==> flow/design.v (excerpt) <==
module kosarka(
      input clk,                                            
      input rst,                                            
      input b0,b1,b2,b3,                                    
      input p0,p1,p2,                                       
      output a,b,c,d,e,f,g,dp,                              
      output [3:0] an                                       
    );
localparam [16:0] DIV_D = 17'd25;                           
localparam [28:0] DIV_V = 29'd500;                          
reg clkD,clkV;                                              
reg [16:0] brojacD;                                         
reg [28:0] brojacV;                                         
reg [7:0] vremeA,vremeB,rezulA,rezulB;                      
reg [3:0] displej;                                          
reg [6:0] s_seg;                                            
reg [3:0] cifra;                                            
reg stop;                                                   
wire [3:0] vremeAdesetice, vremeAjedinice, vremeBdesetice, vremeBjedinice;   
wire [3:0] rezulAdesetice, rezulAjedinice, rezulBdesetice, rezulBjedinice;   
reg stanjeB0, stanjeB1, stanjeB2, stanjeB3;                 
bcd bcd_vremeA(clk, rst, vremeA, vremeAdesetice, vremeAjedinice);
bcd bcd_vremeB(clk, rst, vremeB, vremeBdesetice, vremeBjedinice);            
bcd bcd_rezulA(clk, rst, rezulA, rezulAdesetice, rezulAjedinice);
bcd bcd_rezulB(clk, rst, rezulB, rezulBdesetice, rezulBjedinice);
wire tickD = (brojacD == DIV_D) && !clkD;                   
wire tickV = (brojacV == DIV_V) && !clkV;                   
  ...
Size in the first run: roughly 1,300 cells after synthesis, about 210 flip-flops, roughly 21 I/O pins.
clock: 10.0 ns
lec_check: 0
cap_margin: 20
core_margin: 2
core_utilization: 40
cts_cluster_diameter: 213
gpl_timing_driven: 0
setup_slack_margin: 2.99
slew_margin: 20
tns_end_percent: 80
run.sh (not shown) runs the stock make flow with config.mk's settings and CLKGATE_MAP_FILE=.
Edit:
ABC_AREA = 1   (was default)
CORE_UTILIZATION = 70   (was 40)
CTS_CLUSTER_DIAMETER = 251   (was 213)
GPL_TIMING_DRIVEN = default   (was 0)
PLACE_DENSITY_LB_ADDON = 0.15   (was default)
SETUP_SLACK_MARGIN = default   (was 2.99)
TNS_END_PERCENT = default   (was 80)
clock period = 4.19 ns   (was 10.0 ns; I/O delays follow)
=> The changed run ran to the end with no violations. First-iteration DRC count is higher by 29%. Worst setup slack got worse by 3.0 ns. Core utilization went up by 34 points. Clock power came out higher by 130%. Clock-buffer cell count went down by 6. Area after synthesis fell by 0.64%. Flip-flop count stays the same.
Edit:
ABC_AREA = default   (was 1)
CORE_UTILIZATION = 40   (was 70)
CTS_CLUSTER_DIAMETER = default   (was 251)
PLACE_DENSITY_LB_ADDON = default   (was 0.15)
clock period = 7.18 ns   (was 4.19 ns; I/O delays follow)
Die size rises by 74%.
Register-to-register slack is better by 2.1 ns.
Clock power shrinks by 22%.
Utilization is lower by 34 points.
Hold slack is about the same.
Edit:
HOLD_SLACK_MARGIN = 0.22   (was default)
PLACE_DENSITY_LB_ADDON = 0.26   (was default)
SLEW_MARGIN = 5   (was 20)
clock period = 10.0 ns   (was 7.18 ns; I/O delays follow)
Result: The changed run completed without violations; worst hold slack is better by 0.0076 ns; final area decreases by 1.9%; wire length decreases by 1.0%.
Edit:
CORE_UTILIZATION = 70   (was 40)
CTS_CLUSTER_SIZE = 30   (was default)
HOLD_SLACK_MARGIN = default   (was 0.22)
PLACE_DENSITY_LB_ADDON = default   (was 0.26)
SLEW_MARGIN = 20   (was 5)
clock period = 5.64 ns   (was 10.0 ns; I/O delays follow)
=> The changed run finished clean; clock power grows by 59%; setup slack got worse by 2.5 ns; final cell count shrinks by 9.0%.
Edit:
CORE_UTILIZATION = 58   (was 70)
CTS_CLUSTER_SIZE = 62   (was 30)
HOLD_SLACK_MARGIN = 0.26   (was default)
SETUP_SLACK_MARGIN = 1.48   (was default)
TNS_END_PERCENT = 75   (was default)
clock period = 5.58 ns   (was 5.64 ns; I/O delays follow)
Wire length rises by 2.8%.
Register-to-register slack gains 0.08 ns.
Cell area climbs by 4.9%.
Utilization drops by 9.4 points.
Synthesized area is unchanged.
Combinational power came out higher by about 6%.


kosarka again, from the RTL that the note above started with.
clock: 7.27 ns
lec_check: 0
abc_area: 0
cap_margin: 30
cell_pad_in_sites_detail_placement: 2
cell_pad_in_sites_global_placement: 3
core_aspect_ratio: 1.19
core_margin: 2
core_utilization: 21
cts_cluster_size: 20
gpl_routability_driven: 1
hold_slack_margin: 0.01
max_routing_layer: met4
min_routing_layer: met2
place_density_lb_addon: 0.04
slew_margin: 25
tns_end_percent: 15
The first run completed without violations.
==> next run, changes <==
Settings changed: ABC_AREA 0 to not set, CAP_MARGIN 30 to 20, CELL_PAD_IN_SITES_DETAIL_PLACEMENT 2 to not set, CELL_PAD_IN_SITES_GLOBAL_PLACEMENT 3 to not set, CORE_ASPECT_RATIO 1.19 to not set, CORE_UTILIZATION 21 to 58, CTS_CLUSTER_SIZE 20 to not set, GPL_ROUTABILITY_DRIVEN 1 to not set, HOLD_SLACK_MARGIN 0.01 to not set, MAX_ROUTING_LAYER met4 to not set, MIN_ROUTING_LAYER met2 to not set, PLACE_DENSITY_LB_ADDON 0.04 to not set, SLEW_MARGIN 25 to 20, TNS_END_PERCENT 15 to 70.
Clock period 7.27 ns to 7.88 ns, I/O delays scaled along.
Clock power goes down by a quarter to a third.
Clock-buffer cell count shrinks by 2.
Area after synthesis does not change.
Power decreases by about a fifth.
Via count fell by a quarter to a third.
Worst setup slack improved by 150 ps.
Synthesized cell count does not change.
Critical path depth stays the same.
Die size goes down by well over a third.
Cell count drops by about a fifth.
==> next run, changes <==
Settings changed: ABC_AREA set to 1, CORE_UTILIZATION 58 to 72, CTS_CLUSTER_SIZE set to 10, SETUP_SLACK_MARGIN set to 1.11, TNS_END_PERCENT 70 to not set.
Clock period 7.88 ns to 3.99 ns, I/O delays scaled along.
What happened: The changed run completed without violations. First-iteration DRC count came out higher to 3.1 times its value. Power came out higher by about 100%. Utilization came out higher by 26 points. Cell area came out higher by about 12%. Setup slack is worse by 1400 ps. Sequential share of layout area came out lower by 4.4 points. Sequential power came out higher by about 100%. Hold slack is worse by 3.1 ps.
==> next run, changes <==
Settings changed: ABC_AREA 1 to not set, CORE_UTILIZATION 72 to 40, CTS_CLUSTER_SIZE 10 to not set, SETUP_SLACK_MARGIN 1.11 to not set.
Clock period 3.99 ns to 10.0 ns, I/O delays scaled along.
Result:
- critical path depth fell by 7
- design area decreases by 9.6%
- global-route usage drops by 18 points
- clock power went down by 57%
- wire length fell by 32%
- power shrinks by 60%
- clock skew fell by 6.1 ps
- die size increases by 78%
- synthesized cell count goes down by 12%
- synthesized area went up by 0.65%


Setup of the baseline:
The RTL this note starts from:
==> flow/design.v <==
`timescale 1ns / 1ps
module bcd(clk, rst, broj, desetice, jedinice);
   input clk;                                               
   input rst;                                               
   input  [7:0] broj;                                       
   output reg [3:0] desetice;                               
   output reg [3:0] jedinice;                               
   reg [15:0] shift;                                        
   reg [3:0] i;                                             
   reg [15:0] t;                                            
   always @(posedge clk)
   begin
      if (rst)
         i <= 4'd0;
      else
      begin
         t = shift;
         if (i == 0)                                        
         begin
            t[15:8] = 8'd0;
            t[7:0] = broj;
         end
         if (i < 8)                                         
         begin
            if (t[11:8] >= 5)                               
               t[11:8] = t[11:8] + 4'd3;                    
            if (t[15:12] >= 5)                              
               t[15:12] = t[15:12] + 4'd3;                  
            t = t << 1;                                     
            shift <= t;
            i <= i + 4'd1;
         end
         else                                               
         begin
            desetice <= shift[15:12];
            jedinice <= shift[11:8];
            i <= 4'd0;
         end
      end
   end
endmodule
`timescale 1ns / 1ps
module kosarka(
      input clk,                                            
      input rst,                                            
      input b0,b1,b2,b3,                                    
      input p0,p1,p2,                                       
      output a,b,c,d,e,f,g,dp,                              
      output [3:0] an                                       
    );
localparam [16:0] DIV_D = 17'd25;                           
localparam [28:0] DIV_V = 29'd500;                          
reg clkD,clkV;                                              
reg [16:0] brojacD;                                         
reg [28:0] brojacV;                                         
reg [7:0] vremeA,vremeB,rezulA,rezulB;                      
reg [3:0] displej;                                          
reg [6:0] s_seg;                                            
reg [3:0] cifra;                                            
reg stop;                                                   
wire [3:0] vremeAdesetice, vremeAjedinice, vremeBdesetice, vremeBjedinice;   
wire [3:0] rezulAdesetice, rezulAjedinice, rezulBdesetice, rezulBjedinice;   
reg stanjeB0, stanjeB1, stanjeB2, stanjeB3;                 
bcd bcd_vremeA(clk, rst, vremeA, vremeAdesetice, vremeAjedinice);
bcd bcd_vremeB(clk, rst, vremeB, vremeBdesetice, vremeBjedinice);            
bcd bcd_rezulA(clk, rst, rezulA, rezulAdesetice, rezulAjedinice);
bcd bcd_rezulB(clk, rst, rezulB, rezulBdesetice, rezulBjedinice);
wire tickD = (brojacD == DIV_D) && !clkD;                   
wire tickV = (brojacV == DIV_V) && !clkV;                   
reg n_stop, n_s0, n_s1, n_s2, n_s3;
reg [7:0] n_rezulA, n_rezulB;
reg [3:0] n_displej, n_cifra;
always @(*)
   begin
      n_stop = stop;
      n_s0 = stanjeB0; n_s1 = stanjeB1; n_s2 = stanjeB2; n_s3 = stanjeB3;
      n_rezulA = rezulA; n_rezulB = rezulB;
      n_displej = displej; n_cifra = cifra;
      if(vremeA==0 && vremeB==0)                            
         n_stop = 1'b1;                                     
      case({p2,cifra})
         5'b00111: begin n_displej = vremeBjedinice; n_cifra = 4'b1110; end
         5'b01110: begin n_displej = vremeBdesetice; n_cifra = 4'b1101; end   
         5'b01101: begin n_displej = vremeAjedinice; n_cifra = 4'b1011; end
         5'b01011: begin n_displej = vremeAdesetice; n_cifra = 4'b0111; end
         5'b10111: begin n_displej = rezulBjedinice; n_cifra = 4'b1110; end
         5'b11110: begin n_displej = rezulBdesetice; n_cifra = 4'b1101; end   
         5'b11101: begin n_displej = rezulAjedinice; n_cifra = 4'b1011; end
         5'b11011: begin n_displej = rezulAdesetice; n_cifra = 4'b0111; end
         default: ;
      endcase
      if(b0 == 1'b1)
         n_s0 = 1'b1;                                       
      if(n_s0==1'b1 && b0 == 1'b0)                          
      begin
         n_stop = ~n_stop;                                  
         n_s0 = 1'b0;
      end
      if(b1 == 1'b1)
         n_s1 = 1'b1;                                       
      if(n_s1==1'b1 && b1 == 1'b0)
      begin
         case({p1,p0})
            2'b00: n_rezulB = n_rezulB+8'd3;                
            2'b01: n_rezulB = n_rezulB-8'd3;
            2'b10: n_rezulA = n_rezulA+8'd3;
            2'b11: n_rezulA = n_rezulA-8'd3;
         endcase
         n_s1 = 1'b0;
      end
      if(b2 == 1'b1)
         n_s2 = 1'b1;                                       
      if(n_s2==1'b1 && b2 == 1'b0)
      begin
         case({p1,p0})
            2'b00: n_rezulB = n_rezulB+8'd2;                
            2'b01: n_rezulB = n_rezulB-8'd2;
            2'b10: n_rezulA = n_rezulA+8'd2;
            2'b11: n_rezulA = n_rezulA-8'd2;
         endcase
         n_s2 = 1'b0;
      end
      if(b3 == 1'b1)
         n_s3 = 1'b1;                                       
      if(n_s3==1'b1 && b3 == 1'b0)
      begin
         case({p1,p0})
            2'b00: n_rezulB = n_rezulB+8'd1;                
            2'b01: n_rezulB = n_rezulB-8'd1;
            2'b10: n_rezulA = n_rezulA+8'd1;
            2'b11: n_rezulA = n_rezulA-8'd1;
         endcase
         n_s3 = 1'b0;
      end
   end
always @(posedge clk)
   begin
      if (rst)
      begin
         clkD <= 1'b0; clkV <= 1'b0;
         brojacD <= 17'd0; brojacV <= 29'd0;
         vremeA <= 8'd40; vremeB <= 8'd0;                   
         rezulA <= 8'd0; rezulB <= 8'd0;
         displej <= 4'b0110;
         s_seg <= 7'd0;
         cifra <= 4'b1110;
         stop <= 1'b1;
         stanjeB0 <= 1'b0; stanjeB1 <= 1'b0; stanjeB2 <= 1'b0; stanjeB3 <= 1'b0;
      end
      else
      begin
         if(brojacD==DIV_D)                                 
         begin
            clkD <= ~clkD;
            brojacD <= 17'd1;
         end
         else
            brojacD <= brojacD+17'd1;
         if(brojacV==DIV_V)                                 
         begin
            clkV <= ~clkV;
            brojacV <= 29'd1;
         end
         else
            brojacV <= brojacV+29'd1;
         case(displej)
            4'd0 : s_seg <= 7'b1000000;                     
            4'd1 : s_seg <= 7'b1111001;                     
            4'd2 : s_seg <= 7'b0100100;                     
            4'd3 : s_seg <= 7'b0110000;                     
            4'd4 : s_seg <= 7'b0011001;                     
            4'd5 : s_seg <= 7'b0010010;                     
            4'd6 : s_seg <= 7'b0000010;                     
            4'd7 : s_seg <= 7'b1111000;                     
            4'd8 : s_seg <= 7'b0000000;                     
            4'd9 : s_seg <= 7'b0010000;                     
            default : s_seg <= 7'b1000000;                  
         endcase
         if (tickV)                                         
         begin
            if(stop==0)                                     
            begin
               if(vremeB==0)                                
               begin
                  vremeB <= 8'd59;                          
                  vremeA <= vremeA-8'd1;                    
               end
               else
                  vremeB <= vremeB-8'd1;
            end
         end
         if (tickD)                                         
         begin
            stop <= n_stop;
            stanjeB0 <= n_s0; stanjeB1 <= n_s1; stanjeB2 <= n_s2; stanjeB3 <= n_s3;
            rezulA <= n_rezulA; rezulB <= n_rezulB;
            displej <= n_displej;
            cifra <= n_cifra;
         end
      end
   end
assign an = cifra;
assign {g, f, e, d, c, b, a} = s_seg;                       
assign dp = 1'b1;                                           
endmodule
clock: 3.99 ns
lec_check: 0
abc_area: 0
cap_margin: 20
core_margin: 2
core_utilization: 72
cts_cluster_size: 15
place_density: 0.95
setup_slack_margin: 0.53
slew_margin: 40
The baseline: it failed during global routing (5_1_grt), and the tool reported GRT-0232.
What the candidate does differently from the baseline at the input level:
- clearing PLACE_DENSITY, which used to be 0.95
- clearing CTS_CLUSTER_SIZE, which used to be 15
- clearing ABC_AREA, which used to be 0
- swapping 72 for 40 in CORE_UTILIZATION
- swapping 40 for 20 in SLEW_MARGIN
- swapping 0.53 for 0.26 in SETUP_SLACK_MARGIN
- swapping 3.99 for 7.18 in the clock period (ns, I/O delays scaled along)
Notes after the runs:
- The candidate ran to completion and came out clean on the timing, DRC and antenna checks.
- Compared with the baseline, the candidate shows cell row count higher by 35%.
- [the candidate] initial core utilization fell 33 points relative to the baseline
- Worst slack at placement, the baseline and the candidate: smaller value in the baseline
- Post-cts resize count ends up higher on the baseline.
- Number of setup buffers added after CTS was lower in the run labelled the candidate.
- Post-synthesis chip area from yosys: the candidate vs the baseline identical
- Between the baseline and the candidate, instance count after placement with tap cells included increased.
- The candidate against the baseline; chip width is up by more than a quarter.
- The baseline has lower full die area than the candidate.
- From the candidate to the baseline, area after synthesis did not move at all.
Power and IR drop assume default switching activity.
